Setup of run A:
## top
module top(clk, rst, start,i, socin1
  ,socin2
  ,socin3
  ,socin4,
  socout1
  ,socout2
  ,socout3
  ,socout4
  ,outReady);
  input i;
  input start;
  input clk;
  input rst;
  input socin1;
  input socin2;
  input socin3;
  input socin4;
  output socout1;
  output socout2;
  output socout3;
  output socout4;
  output outReady;
wire loadOut1
  ,loadOut2
  ,loadOut3
  ,loadOut4
  ,shft
  ,clrCount1
  ,loadDivide1
  ,loadDivide2
  ,loadMultiply
  ,divideDone1
  ,divideDone2
  ,multiplyDone
  ,ngtv
  ,loaded
  ,outDone;
  wire [1:0] sel2;
  CONTROLPATH z0 (
   loadOut1
  ,loadOut2
  ,loadOut3
  ,loadOut4
  ,shft
  ,clrCount1
  ,sel2
  ,loadDivide1
  ,loadDivide2
  ,loadMultiply
  ,divideDone1
  ,divideDone2
  ,multiplyDone
  ,ngtv
  ,loaded
  ,start
  ,clk
  ,rst
  ,outDone
);
 DATAPATH z1 (
   i
  ,clk
  ,rst
  ,socin1
  ,socin2
  ,socin3
  ,socin4
  ,shft
  ,loadOut1
  ,loadOut2
  ,loadOut3
  ,loadOut4
  ,clrCount1
  ,sel2
  ,loadDivide1
  ...
For scale: ~20000 µm² of cells after synthesis.
clock: 2.83 ns
lec_check: 0
abc_area: 0
cap_margin: 20
cell_pad_in_sites_detail_placement: 1
cell_pad_in_sites_global_placement: 3
core_aspect_ratio: 0.64
core_margin: 5
core_utilization: 18
cts_cluster_diameter: 355
cts_cluster_size: 19
gpl_routability_driven: 0
hold_slack_margin: 0.24
max_routing_layer: met4
min_routing_layer: met2
setup_slack_margin: 0.37
slew_margin: 5
run.sh (not shown) runs the stock make flow with config.mk's settings and CLKGATE_MAP_FILE=.
Finished, but not clean: run A, with setup timing.
[inputs] run B vs run A
# run A
export LEC_CHECK = 0
export ABC_AREA = 0
export CAP_MARGIN = 20
export CELL_PAD_IN_SITES_DETAIL_PLACEMENT = 1
export CELL_PAD_IN_SITES_GLOBAL_PLACEMENT = 3
export CORE_ASPECT_RATIO = 0.64
export CORE_MARGIN = 5
export CORE_UTILIZATION = 18
export CTS_CLUSTER_DIAMETER = 355
export CTS_CLUSTER_SIZE = 19
export GPL_ROUTABILITY_DRIVEN = 0
export HOLD_SLACK_MARGIN = 0.24
export MAX_ROUTING_LAYER = met4
export MIN_ROUTING_LAYER = met2
export SETUP_SLACK_MARGIN = 0.37
export SLEW_MARGIN = 5
create_clock -name core_clock -period 2.83 [get_ports {clk}]
# run B
export LEC_CHECK = 0
export CAP_MARGIN = 20
export CORE_MARGIN = 2
export CORE_UTILIZATION = 38
export PLACE_DENSITY = 0.6
export SLEW_MARGIN = 20
create_clock -name core_clock -period 5.98 [get_ports {clk}]
Notes after the runs:
Run B: done, clean on timing, DRC and antenna
As far as count of unresolved DRC violations after routing goes, run A and run B are indistinguishable; the numbers are identical.
Re count of state elements after synthesis: no difference whatsoever between run B and run A.
Relative to run A, the number of buffers other than clock buffers in the final layout of run B is lower by 86%.
Global-route usage is higher on run A
Summary: worst setup slack, run B better than run A
Modified inputs, run C compared to run B
# run B
export LEC_CHECK = 0
export CAP_MARGIN = 20
export CORE_MARGIN = 2
export CORE_UTILIZATION = 38
export PLACE_DENSITY = 0.6
export SLEW_MARGIN = 20
create_clock -name core_clock -period 5.98 [get_ports {clk}]
# run C
export LEC_CHECK = 0
export CAP_MARGIN = 20
export CORE_MARGIN = 2
export CORE_UTILIZATION = 40
export PLACE_DENSITY = 0.6
export SLEW_MARGIN = 20
create_clock -name core_clock -period 5.0 [get_ports {clk}]
==> comparison <==
No run among run C and run B stopped early or left any final violation; all are clean. [compare] base=run B new=run C: setup slack on the worst flop-to-flop path down 0.57 ns; total power divided by cell area up about 20%; worst setup slack down 0.57 ns; clock latency on the worst-skew pair flat; layout overhead on the synthesized area up 0.73 points. Global-route wire length before repair of run B is on par with run C. NOTE met3 routed wirelength run B->run C increased by a little under 10%. From run B to run C the numbers moved as follows: clock network power share now smaller; utilization after layout now larger; critical path depth comparable.
For run D, these inputs were changed with respect to run C:
# run C
export LEC_CHECK = 0
export CAP_MARGIN = 20
export CORE_MARGIN = 2
export CORE_UTILIZATION = 40
export PLACE_DENSITY = 0.6
export SLEW_MARGIN = 20
create_clock -name core_clock -period 5.0 [get_ports {clk}]
# run D
export LEC_CHECK = 0
export CAP_MARGIN = 20
export CORE_MARGIN = 2
export CORE_UTILIZATION = 72
export PLACE_DENSITY = 0.4
export SLEW_MARGIN = 20
create_clock -name core_clock -period 2.67 [get_ports {clk}]
Findings:
The vertical extent of the die of run D falls short of that of run C by about 25%.
Relative to run C, the via count measured on run D has increased by more than 10%.
Re number of instances resized during post-cts repair: run D is 52 up on run C.
Re critical-path maximum fanout: run C was higher than run D.
Between run D and run C, global routing usage on met1 is higher for run D, run C comes in under that.
Going from run C to run D, critical path depth grew by 3; post-layout instance area grew by 7.7%; share of synthesized cell area in full adder, half adder and majority cells held steady.
Run C ran to completion and came out clean on the timing, design-rule and antenna checks.
The flow for run D finished, though final verification flagged setup timing.
No activity file was given, so power comes from the tool's default toggle rates.
